==> flow/design.v (excerpt) <==
module cpu18 (
  input  wire        clk,
  input  wire        rst,
  output wire [9:0]  imem_addr,
  input  wire [17:0] imem_rdata,
  output wire [9:0]  dmem_addr,
  output wire [17:0] dmem_wdata,
  output wire        dmem_we,
  input  wire [17:0] dmem_rdata,
  output wire        halt
);
  localparam S_FETCH  = 2'd0;
  localparam S_DECODE = 2'd1;
  localparam S_EXEC   = 2'd2;
  localparam S_HALT   = 2'd3;
  reg  [1:0]  state;
  reg  [17:0] ir;
  reg         zf, cf;
  wire [9:0]  pc;
  wire [3:0] opcode = ir[17:14];
  wire [3:0] f_dst  = ir[13:10];
  wire [3:0] f_src1 = ir[9:6];
  wire [3:0] f_src2 = ir[3:0];
  wire [5:0] f_imm  = ir[5:0];
  wire [9:0] f_addr = ir[9:0];
  wire is_alu = (opcode[3:2] == 2'b00);           
  wire is_imm = (opcode[3:1] == 3'b010);          
  wire is_ld  = (opcode == 4'b0110);
  wire is_st  = (opcode == 4'b0111);
  wire is_cmp = (opcode == 4'b1000);
  wire is_jmp = (opcode >= 4'b1001) && (opcode <= 4'b1110);
  wire is_rst = (opcode == 4'b1111);
  reg taken;
  always @* begin
    case (opcode)
      4'b1001: taken = 1'b1;           
      4'b1010: taken = zf;             
      4'b1011: taken = ~zf & ~cf;      
      4'b1100: taken = cf;             
      4'b1101: taken = ~cf;            
      4'b1110: taken = cf | zf;        
      default: taken = 1'b0;
    endcase
  end
  wire exec = (state == S_EXEC);
  wire [17:0] rv1, rv2, wb_data;
  wire [3:0]  rsel1 = is_st ? f_dst : f_src1;
  Regfile regs (
    .select_register({1'b0, f_dst}),
    .reg_1({1'b0, rsel1}),
    .reg_2({1'b0, f_src2}),
    .data(wb_data),
    .clck(clk),
    .reset_enable(rst),
    .write_enable(exec & (is_alu | is_imm | is_ld)),
  ...
Size in the first run: ~1900 cells after synthesis, roughly 360 flip-flops, ~0.021 sq mm of cells after synthesis.
clock: 9.0 ns
lec_check: 0
cap_margin: 20
core_margin: 2
core_utilization: 40
slew_margin: 20
run.sh (not shown) runs the stock make flow with config.mk's settings and CLKGATE_MAP_FILE=.
==> next run, changes <==
--- a/flow/config.mk
+++ b/flow/config.mk
@@ -10 +10,2 @@
-export CORE_UTILIZATION = 40
+export CORE_UTILIZATION = 70
+export CTS_CLUSTER_DIAMETER = 219
==> flow/constraint.sdc (replaced) <==
create_clock -name core_clock -period 7.32 [get_ports {clk}]
set_input_delay 1.4640 -clock core_clock [delete_from_list [all_inputs] [get_ports {clk}]]
set_output_delay 1.4640 -clock core_clock [all_outputs]
set_load 0.01 [all_outputs]
=> The changed run ran to the end with violations: negative setup slack. Non-clock buffer count came out higher by 17. Register-to-register slack gets worse by 1200 ps. Synthesized area is unchanged. Worst setup slack gets worse by 1200 ps. Maximum frequency came out higher by 6.2%. Global-route usage came out higher by 22 points. Count of clock-buffer cells in the layout came out lower by 8. Via count came out higher by 5.7%. Clock power came out higher by 25%.
==> next run, changes <==
--- a/flow/config.mk
+++ b/flow/config.mk
@@ -8,0 +9 @@
+export CELL_PAD_IN_SITES_GLOBAL_PLACEMENT = 1
@@ -10,2 +11,4 @@
-export CORE_UTILIZATION = 70
-export CTS_CLUSTER_DIAMETER = 219
+export CORE_UTILIZATION = 40
+export CTS_CLUSTER_DIAMETER = 391
+export CTS_CLUSTER_SIZE = 28
+export PLACE_DENSITY_LB_ADDON = 0.13
==> flow/constraint.sdc (replaced) <==
create_clock -name core_clock -period 9.0 [get_ports {clk}]
set_input_delay 1.8000 -clock core_clock [delete_from_list [all_inputs] [get_ports {clk}]]
set_output_delay 1.8000 -clock core_clock [all_outputs]
set_load 0.01 [all_outputs]
This time the run finished with timing, DRC and antenna clean. Synthesized area does not change. Global-route usage drops by 20 points. Power fell by 39%. Non-clock buffer count drops by 6. Wire length came out higher by 8.3%. Via count shrinks by 7.3%. Hold slack improved by 14 ps. Maximum frequency came out lower by 5.7%.
==> next run, changes <==
--- a/flow/config.mk
+++ b/flow/config.mk
@@ -9 +8,0 @@
-export CELL_PAD_IN_SITES_GLOBAL_PLACEMENT = 1
@@ -11,4 +10,2 @@
-export CORE_UTILIZATION = 40
-export CTS_CLUSTER_DIAMETER = 391
-export CTS_CLUSTER_SIZE = 28
-export PLACE_DENSITY_LB_ADDON = 0.13
+export CORE_UTILIZATION = 65
+export SETUP_SLACK_MARGIN = 1.71
==> flow/constraint.sdc (replaced) <==
create_clock -name core_clock -period 6.42 [get_ports {clk}]
set_input_delay 1.2840 -clock core_clock [delete_from_list [all_inputs] [get_ports {clk}]]
set_output_delay 1.2840 -clock core_clock [all_outputs]
set_load 0.01 [all_outputs]
What happened:
- The changed run produced a layout that fails on negative setup slack
- power goes up by about 90%
- flip-flop count stays the same
- utilization goes up by 32 points
- via count goes up by about 6.4%
- final cell count goes down by about 6.6%
- non-clock buffer count goes up by 24
==> next run, changes <==
--- a/flow/config.mk
+++ b/flow/config.mk
@@ -7,0 +8 @@
+export ABC_AREA = 1
@@ -10 +11,2 @@
-export CORE_UTILIZATION = 65
+export CORE_UTILIZATION = 72
+export PLACE_DENSITY = 0.76
Effect:
- The new run finished with negative setup slack left
- total power decreases by about 7%
- non-clock buffer count decreases by 31
- critical path depth increases by 5
- sequential cell count stays the same
==> next run, changes <==
--- a/flow/config.mk
+++ b/flow/config.mk
@@ -12,2 +12,3 @@
-export PLACE_DENSITY = 0.76
-export SETUP_SLACK_MARGIN = 1.71
+export CTS_CLUSTER_DIAMETER = 380
+export PLACE_DENSITY = 0.73
+export SETUP_SLACK_MARGIN = 0.85
==> flow/constraint.sdc (replaced) <==
create_clock -name core_clock -period 6.08 [get_ports {clk}]
set_input_delay 1.2160 -clock core_clock [delete_from_list [all_inputs] [get_ports {clk}]]
set_output_delay 1.2160 -clock core_clock [all_outputs]
set_load 0.01 [all_outputs]
The new run ran to the end with violations: negative setup slack. Cell count came out higher by 0.80%. Wire length came out higher by 4.3%. Power came out higher by 10%. Cell area came out higher by 2.3%. Via count came out higher by 2.4%. Clock power came out higher by 15%.


cpu18 again, from the RTL that the note above started with.
Design cpu18, start of the top module:
module cpu18 (
  input  wire        clk,
  input  wire        rst,
  output wire [9:0]  imem_addr,
  input  wire [17:0] imem_rdata,
  output wire [9:0]  dmem_addr,
  output wire [17:0] dmem_wdata,
  output wire        dmem_we,
  input  wire [17:0] dmem_rdata,
  output wire        halt
);
  localparam S_FETCH  = 2'd0;
  localparam S_DECODE = 2'd1;
  localparam S_EXEC   = 2'd2;
  localparam S_HALT   = 2'd3;
  reg  [1:0]  state;
  reg  [17:0] ir;
  reg         zf, cf;
  wire [9:0]  pc;
  wire [3:0] opcode = ir[17:14];
  wire [3:0] f_dst  = ir[13:10];
  wire [3:0] f_src1 = ir[9:6];
  wire [3:0] f_src2 = ir[3:0];
  wire [5:0] f_imm  = ir[5:0];
  wire [9:0] f_addr = ir[9:0];
  wire is_alu = (opcode[3:2] == 2'b00);           
  wire is_imm = (opcode[3:1] == 3'b010);          
  wire is_ld  = (opcode == 4'b0110);
  wire is_st  = (opcode == 4'b0111);
  wire is_cmp = (opcode == 4'b1000);
  wire is_jmp = (opcode >= 4'b1001) && (opcode <= 4'b1110);
  wire is_rst = (opcode == 4'b1111);
  reg taken;
  always @* begin
    case (opcode)
      4'b1001: taken = 1'b1;           
      4'b1010: taken = zf;             
      4'b1011: taken = ~zf & ~cf;      
      4'b1100: taken = cf;             
      4'b1101: taken = ~cf;            
      4'b1110: taken = cf | zf;        
      default: taken = 1'b0;
    endcase
  end
  wire exec = (state == S_EXEC);
  wire [17:0] rv1, rv2, wb_data;
  wire [3:0]  rsel1 = is_st ? f_dst : f_src1;
  Regfile regs (
  ...
export LEC_CHECK = 0
export CAP_MARGIN = 15
export CORE_MARGIN = 2
export CORE_UTILIZATION = 50
export CTS_CLUSTER_DIAMETER = 353
export GPL_ROUTABILITY_DRIVEN = 1
export GPL_TIMING_DRIVEN = 0
export MAX_ROUTING_LAYER = met4
export MIN_ROUTING_LAYER = met2
export PLACE_DENSITY_LB_ADDON = 0.04
export SLEW_MARGIN = 0
export TNS_END_PERCENT = 20
create_clock -name core_clock -period 15.2 [get_ports {clk}]
The first run aborted during global routing (5_1_grt), error GRT-0116.
Edit:
==> flow/config.mk (replaced) <==
export PLATFORM = sky130hd
export DESIGN_NAME = cpu18
export DESIGN_NICKNAME = cpu18
export VERILOG_FILES = /design/flow/design.v
export SDC_FILE = /design/flow/constraint.sdc
export NUM_CORES = 4
export LEC_CHECK = 0
export ABC_AREA = 1
export CAP_MARGIN = 20
export CORE_MARGIN = 2
export CORE_UTILIZATION = 70
export CTS_CLUSTER_DIAMETER = 219
export PLACE_DENSITY_LB_ADDON = 0.27
export SLEW_MARGIN = 20
==> flow/constraint.sdc (replaced) <==
create_clock -name core_clock -period 5.05 [get_ports {clk}]
set_input_delay 1.0100 -clock core_clock [delete_from_list [all_inputs] [get_ports {clk}]]
set_output_delay 1.0100 -clock core_clock [all_outputs]
set_load 0.01 [all_outputs]
After rerunning: The new run finished but failed the layout checks on negative setup slack. Die size goes down by 32%. Synthesized cell count goes up by about 40%. Area after synthesis goes down by 5.2%.
Edit:
--- a/flow/config.mk
+++ b/flow/config.mk
@@ -10,5 +10,6 @@
 export CORE_MARGIN = 2
-export CORE_UTILIZATION = 70
-export CTS_CLUSTER_DIAMETER = 219
-export PLACE_DENSITY_LB_ADDON = 0.27
+export CORE_UTILIZATION = 72
+export CTS_CLUSTER_DIAMETER = 77
+export PLACE_DENSITY = 0.37
+export SETUP_SLACK_MARGIN = 0.85
 export SLEW_MARGIN = 20
==> flow/constraint.sdc (replaced) <==
create_clock -name core_clock -period 6.49 [get_ports {clk}]
set_input_delay 1.2980 -clock core_clock [delete_from_list [all_inputs] [get_ports {clk}]]
set_output_delay 1.2980 -clock core_clock [all_outputs]
set_load 0.01 [all_outputs]
Result: The new run completed, yet does not pass: negative setup slack; global-route usage increases by 1.3 points; die area decreases by about 2.7%; worst setup slack improved by 1.7 ns; sequential share of layout area increases by 0.63 points; synthesized cell count stays the same; critical path depth increases by 2; worst hold slack improved by 0.0034 ns; wire length decreases by about 2.5%; combinational power decreases by about 25%; non-clock buffer count decreases by 22.
Edit:
--- a/flow/config.mk
+++ b/flow/config.mk
@@ -11,5 +11,4 @@
 export CORE_UTILIZATION = 72
-export CTS_CLUSTER_DIAMETER = 77
-export PLACE_DENSITY = 0.37
-export SETUP_SLACK_MARGIN = 0.85
+export PLACE_DENSITY = 0.72
+export SETUP_SLACK_MARGIN = 1.47
 export SLEW_MARGIN = 20
==> flow/constraint.sdc (replaced) <==
create_clock -name core_clock -period 4.96 [get_ports {clk}]
set_input_delay 0.9920 -clock core_clock [delete_from_list [all_inputs] [get_ports {clk}]]
set_output_delay 0.9920 -clock core_clock [all_outputs]
set_load 0.01 [all_outputs]
The new run finished but fails on negative setup slack.
Setup slack got worse by 1.7 ns.
First-iteration DRC count goes down by 6.8%.
Critical path depth goes down by 1.
Worst hold slack got worse by 0.0062 ns.
Clock-buffer cell count goes down by 5.
Edit:
--- a/flow/config.mk
+++ b/flow/config.mk
@@ -11,4 +11,4 @@
 export CORE_UTILIZATION = 72
-export PLACE_DENSITY = 0.72
-export SETUP_SLACK_MARGIN = 1.47
+export PLACE_DENSITY = 0.77
+export SETUP_SLACK_MARGIN = 1.8
 export SLEW_MARGIN = 20
==> flow/constraint.sdc (replaced) <==
create_clock -name core_clock -period 6.49 [get_ports {clk}]
set_input_delay 1.2980 -clock core_clock [delete_from_list [all_inputs] [get_ports {clk}]]
set_output_delay 1.2980 -clock core_clock [all_outputs]
set_load 0.01 [all_outputs]
The new run completed and failed the layout checks on negative setup slack; final area fell by 2.5%; hold slack hardly moves; die area does not change; clock power fell by 32%; via count fell by 1.6%.
Edit:
--- a/flow/config.mk
+++ b/flow/config.mk
@@ -7,8 +7,5 @@
 export LEC_CHECK = 0
-export ABC_AREA = 1
 export CAP_MARGIN = 20
 export CORE_MARGIN = 2
-export CORE_UTILIZATION = 72
-export PLACE_DENSITY = 0.77
-export SETUP_SLACK_MARGIN = 1.8
+export CORE_UTILIZATION = 40
 export SLEW_MARGIN = 20
==> flow/constraint.sdc (replaced) <==
create_clock -name core_clock -period 8.75 [get_ports {clk}]
set_input_delay 1.7500 -clock core_clock [delete_from_list [all_inputs] [get_ports {clk}]]
set_output_delay 1.7500 -clock core_clock [all_outputs]
set_load 0.01 [all_outputs]
With this change the flow produced a clean layout.
Clock skew went down by 0.0069 ns.
Power went down by about a fifth.
Worst hold slack improves by 0.0066 ns.
Via count went down by roughly a tenth.
Final cell count went down by about a fifth.
Power and IR drop assume default switching activity.
